Design MIPS, start of the top module:
module MIPS(clk, reset, imem_addr, imem_data, dmem_addr, dmem_wdata, dmem_we, dmem_rdata);
	input clk, reset;
	output [31:0] imem_addr;
	input [31:0] imem_data;
	output [31:0] dmem_addr, dmem_wdata;
	output dmem_we;
	input [31:0] dmem_rdata;
	wire [31:0] Instr;
	wire RegDst, ALUSrc, MemToReg, RegWr, MemWr, Branch, Jump, JR, ZeroExt, xRt, xRs, AccZero, AccBranch;
	wire [1:0] ALUCntrl;
	wire [4:0] Rs, Rt, Rd, WriteRegister;
	wire [31:0] WriteData;
	wire [31:0] ReadData1, ReadData2;
	wire [31:0] BussB;
	wire zero, overflow, CarryOut, negative;
	wire [15:0] Imm16;
	wire [31:0] Extended;
	wire [25:0] TargetInstr;
	wire [31:0] ForwardA, ForwardB;
	wire [31:0] p_Instr;
	wire [15:0] p_Imm16;
	wire p_AccBranch;
	wire ex_MemToReg, ex_RegWr, ex_MemWr;
	wire [1:0] ex_ALUCntrl;
	wire [4:0] ex_WriteRegister;
	wire [15:0] ex_Imm16;
	wire [31:0] ex_ReadData1, ex_ReadData2, ex_BussB;
	wire [31:0] ex_ALUOut;	
	wire mem_MemToReg, mem_RegWr, mem_MemWr;
	wire [4:0] mem_WriteRegister;
	wire [31:0] mem_ReadData2;
	wire [31:0] mem_ALUOut, mem_MemOut;
	wire wr_RegWr;
	wire [4:0] wr_WriteRegister;
	wire [31:0] wr_WriteData;
	FetchUnit Fetch1(.Branch(p_AccBranch), .Zero(AccZero), .Jump(Jump), .JR(JR), .TargetInstr(TargetInstr), 
						  .Regrs(ForwardA), .Imm16(p_Imm16), .Instr, .Address(imem_addr), .InstrIn(imem_data), .clk, .reset);
	CheckBranch CheckAccBranch(.Opcode(Instr[31:26]), .AccBranch);
   PipelineRegister InstrReg (.in(Instr), .out(p_Instr), .clk, .reset);
  ...
Settings: LEC_CHECK=0, CAP_MARGIN=20, CORE_MARGIN=2, CORE_UTILIZATION=66, SETUP_SLACK_MARGIN=-1.44, SLEW_MARGIN=20, TNS_END_PERCENT=5; clock period 19.7 ns.
run.sh (not shown) runs the stock make flow with config.mk's settings and CLKGATE_MAP_FILE=.
The first run ran to the end with violations: setup timing.
Next try:
CORE_UTILIZATION = 54   (was 66)
SETUP_SLACK_MARGIN = not set   (was -1.44)
TNS_END_PERCENT = not set   (was 5)
clock period = 23.7 ns   (was 19.7 ns; I/O delays follow)
Outcome: The new run finished clean. Power came out lower by 15%. Area after synthesis does not change. Cell area came out higher by about 0.66%.
Next try:
CORE_UTILIZATION = 40   (was 54)
CTS_CLUSTER_SIZE = 86   (was not set)
GPL_ROUTABILITY_DRIVEN = 0   (was not set)
PLACE_DENSITY_LB_ADDON = 0.03   (was not set)
clock period = 24.0 ns   (was 23.7 ns; I/O delays follow)
Effect:
- area after synthesis does not change
- via count came out lower by 2.3%
- core utilization falls by 15 points
- clock-buffer cell count goes up by 17
- die area increases by about 35%
- final area grows by 1.4%
- total power climbs by 0.94%
- worst setup slack gains 140 ps
Next try:
CTS_CLUSTER_SIZE = not set   (was 86)
GPL_ROUTABILITY_DRIVEN = not set   (was 0)
PLACE_DENSITY_LB_ADDON = not set   (was 0.03)
clock period = 18.2 ns   (was 24.0 ns; I/O delays follow)
What happened: With this change the flow finished with setup timing left. Clock-buffer cell count goes down by 28. Cell area rose slightly. Register-to-register slack loses 5500 ps. Wire length goes down by a little under a tenth. Die area stays the same.
Next try:
CELL_PAD_IN_SITES_GLOBAL_PLACEMENT = 2   (was not set)
CORE_UTILIZATION = 32   (was 40)
MIN_ROUTING_LAYER = met2   (was not set)
clock period = 24.0 ns   (was 18.2 ns; I/O delays follow)
What happened:
- Now the flow produced a clean layout
- count of clock-buffer cells in the layout goes up by 7
- cell count goes up by 7.3%
- global-route usage goes up by 11 points
Next try:
CELL_PAD_IN_SITES_GLOBAL_PLACEMENT = not set   (was 2)
CORE_UTILIZATION = 45   (was 32)
MIN_ROUTING_LAYER = not set   (was met2)
SETUP_SLACK_MARGIN = 3.36   (was not set)
clock period = 11.6 ns   (was 24.0 ns; I/O delays follow)
=> This time the run finished but fails on setup timing. Cell area went up by 9.8%. Combinational power went up to 2.7 times its value. Wire length went down by 8.5%. Total power went up by 110%.

---

Starting RTL as in the previous note.
// MIPS
module MIPS(clk, reset, imem_addr, imem_data, dmem_addr, dmem_wdata, dmem_we, dmem_rdata);
clock: 19.2 ns
lec_check: 0
cap_margin: 20
core_margin: 2
core_utilization: 70
cts_cluster_diameter: 203
cts_cluster_size: 20
slew_margin: 20
The first run produced a layout that fails on negative setup slack.
Change:
- CAP_MARGIN: 20 -> 35
- PLACE_DENSITY: unset -> 0.76
- clock period: 19.2 -> 18.5 ns (I/O delays scaled with it)
The new run ran to the end with violations: negative setup slack. Maximum frequency goes down by 1.4%. Worst hold slack stays flat. Flip-flop count does not change.
Change:
- CAP_MARGIN: 35 -> 20
- CORE_UTILIZATION: 70 -> 58
- CTS_CLUSTER_DIAMETER: 203 -> unset
- CTS_CLUSTER_SIZE: 20 -> unset
- PLACE_DENSITY: 0.76 -> unset
- TNS_END_PERCENT: unset -> 5
- clock period: 18.5 -> 15.2 ns (I/O delays scaled with it)
Result: The new run finished with negative setup slack left. Via count shrinks slightly. Wire length grows by a few percent. Critical path depth grows by 1.
Change:
- CORE_UTILIZATION: 58 -> 65
- HOLD_SLACK_MARGIN: unset -> -0.09
- MAX_ROUTING_LAYER: unset -> met4
- SETUP_SLACK_MARGIN: unset -> 3.48
- clock period: 15.2 -> 13.4 ns (I/O delays scaled with it)
The new run completed, yet does not pass: negative setup slack.
Synthesized area stays the same.
Final area grows by 1.7%.
Combinational power grows by 20%.
Worst hold slack improves by 0.0041 ns.
Core utilization grows by 10 points.
First-iteration DRC count grows by 61%.
Total power grows by 14%.
Change:
- HOLD_SLACK_MARGIN: -0.09 -> unset
- MAX_ROUTING_LAYER: met4 -> unset
- SETUP_SLACK_MARGIN: 3.48 -> 2.76
Outcome: The new run finished with negative setup slack left; clock skew came out lower by 0.031 ns; clock-buffer cell count falls by 3; sequential power is about the same; die area stays the same; total power shrinks by a few percent; sequential cell count is unchanged.
Change:
- CORE_UTILIZATION: 65 -> 40
- SETUP_SLACK_MARGIN: 2.76 -> unset
- TNS_END_PERCENT: 5 -> unset
- clock period: 13.4 -> 24.0 ns (I/O delays scaled with it)
What happened:
- The changed run completed without violations
- total power shrinks by about 46%
- wire length shrinks by 7.3%
- global-route usage shrinks by 22 points
- clock power shrinks by about 40%
- combinational power shrinks by about 60%
- non-clock buffer count shrinks by 772
- area after synthesis is unchanged
- setup slack is better by 10 ns
- final cell count grows by 1.0%
- synthesized cell count is unchanged

---

Starting RTL as in the previous note.
clock: 24.0 ns
lec_check: 0
cap_margin: 0
cell_pad_in_sites_global_placement: 2
core_margin: 2
core_utilization: 32
cts_cluster_size: 37
min_routing_layer: met1
slew_margin: 20
Then changed:
- CAP_MARGIN: 0 -> 20
- CELL_PAD_IN_SITES_GLOBAL_PLACEMENT: 2 -> default
- CORE_UTILIZATION: 32 -> 59
- CTS_CLUSTER_SIZE: 37 -> default
- MIN_ROUTING_LAYER: met1 -> default
- clock period: 24.0 -> 13.2 ns (I/O delays scaled with it)
Effect: The changed run completed, yet does not pass: negative setup slack; die size went down by about 45%; count of clock-buffer cells in the layout went down by 14; setup slack got worse by 10000 ps; hold slack improved by 3.1 ps; critical path depth is unchanged.
Then changed:
- CORE_UTILIZATION: 59 -> 65
- clock period: 13.2 -> 19.2 ns (I/O delays scaled with it)
Result:
- The changed run reached the layout checks and failed them: negative setup slack
- via count decreases by a little under a tenth
- non-clock buffer count decreases by 780
- utilization hardly moves
- hold slack barely changes
- wire length decreases by a few percent
- synthesized cell count stays the same
- fmax increases slightly
- combinational power decreases by well over a third
- setup slack gets better by 6200 ps
Then changed:
- CORE_UTILIZATION: 65 -> 61
- SETUP_SLACK_MARGIN: default -> 3.57
- TNS_END_PERCENT: default -> 5
- clock period: 19.2 -> 13.2 ns (I/O delays scaled with it)
The new run produced a layout that fails on negative setup slack.
Count of clock-buffer cells in the layout came out lower by 1.
Final area climbs by roughly a tenth.
Maximum frequency shrinks slightly.
Setup slack is worse by 6100 ps.
Routed wire length increases by a little under a tenth.
Critical path depth grows by 1.
Core utilization climbs by 2.1 points.
Total power increases by well over a third.
Global-route usage came out higher by 0.24 points.
Combinational power grows by well over a third.
Via count goes up by roughly a tenth.

---

MIPS again, from the RTL that the note above started with.
Design MIPS, start of the top module:
module MIPS(clk, reset, imem_addr, imem_data, dmem_addr, dmem_wdata, dmem_we, dmem_rdata);
clock: 16.9 ns
lec_check: 0
cap_margin: 15
core_aspect_ratio: 0.87
core_margin: 2
core_utilization: 67
gpl_routability_driven: 1
place_density_lb_addon: 0.08
setup_slack_margin: 4.55
slew_margin: 40
The baseline completed and failed the layout checks on setup timing.
Rerun with:
CAP_MARGIN = 20   (was 15)
CORE_ASPECT_RATIO = default   (was 0.87)
CORE_UTILIZATION = 65   (was 67)
GPL_ROUTABILITY_DRIVEN = default   (was 1)
MAX_ROUTING_LAYER = met4   (was default)
PLACE_DENSITY_LB_ADDON = default   (was 0.08)
SETUP_SLACK_MARGIN = 4.12   (was 4.55)
SLEW_MARGIN = 20   (was 40)
TNS_END_PERCENT = 5   (was default)
clock period = 15.2 ns   (was 16.9 ns; I/O delays follow)
=> The new run finished but fails on setup timing. Clock power rose by 23%. Routed wire length came out higher by 8.6%. First-iteration DRC count went up by 7.3%.
Rerun with:
CORE_UTILIZATION = 58   (was 65)
CTS_CLUSTER_DIAMETER = 81   (was default)
HOLD_SLACK_MARGIN = -0.09   (was default)
MAX_ROUTING_LAYER = default   (was met4)
SETUP_SLACK_MARGIN = default   (was 4.12)
clock period = 12.6 ns   (was 15.2 ns; I/O delays follow)
The changed run finished with setup timing left.
Via count went down by 6.0%.
Setup slack gets worse by 2.7 ns.
Count of clock-buffer cells in the layout went down by 2.

---

Starting RTL as in the previous note.
==> flow/config.mk <==
export PLATFORM = sky130hd
export DESIGN_NAME = MIPS
export DESIGN_NICKNAME = MIPS
export VERILOG_FILES = /design/flow/design.v
export SDC_FILE = /design/flow/constraint.sdc
export NUM_CORES = 4
export LEC_CHECK = 0
export ABC_AREA = 1
export CAP_MARGIN = 20
export CELL_PAD_IN_SITES_DETAIL_PLACEMENT = 2
export CELL_PAD_IN_SITES_GLOBAL_PLACEMENT = 3
export CORE_MARGIN = 2
export CORE_UTILIZATION = 40
export CTS_CLUSTER_DIAMETER = 119
export GPL_ROUTABILITY_DRIVEN = 1
export GPL_TIMING_DRIVEN = 0
export HOLD_SLACK_MARGIN = 0.26
export MAX_ROUTING_LAYER = met4
export SETUP_SLACK_MARGIN = 5.0
export SLEW_MARGIN = 0
export TNS_END_PERCENT = 15
==> flow/constraint.sdc <==
create_clock -name core_clock -period 23.6 [get_ports {clk}]
set_input_delay 4.7200 -clock core_clock [delete_from_list [all_inputs] [get_ports {clk}]]
set_output_delay 4.7200 -clock core_clock [all_outputs]
set_load 0.01 [all_outputs]
The first run completed and failed the layout checks on max-capacitance violations, max-slew violations, negative setup slack.
==> next run, changes <==
Settings changed: CELL_PAD_IN_SITES_DETAIL_PLACEMENT 2 to default, CELL_PAD_IN_SITES_GLOBAL_PLACEMENT 3 to 0, CORE_UTILIZATION 40 to 72, CTS_CLUSTER_DIAMETER 119 to 326, GPL_TIMING_DRIVEN 0 to default, HOLD_SLACK_MARGIN 0.26 to -0.08, SETUP_SLACK_MARGIN 5.0 to default, SLEW_MARGIN 0 to 25, TNS_END_PERCENT 15 to default.
Clock period 23.6 ns to 19.5 ns, I/O delays scaled along.
What happened:
- The new run completed, yet does not pass: negative setup slack
- global-route usage rises by 1.7 points
- first-iteration DRC count rises by a few percent
- final area falls by a little under a tenth
- count of clock-buffer cells in the layout falls by 29
- register-to-register slack gets worse by 2.9 ns
- worst setup slack gets worse by 2.9 ns
- core utilization rises by 32 points
- area after synthesis does not change
- cell count falls by about a fifth
- total power rises by roughly a tenth
- sequential share of layout area rises by 3.8 points
Power and IR drop assume default switching activity.
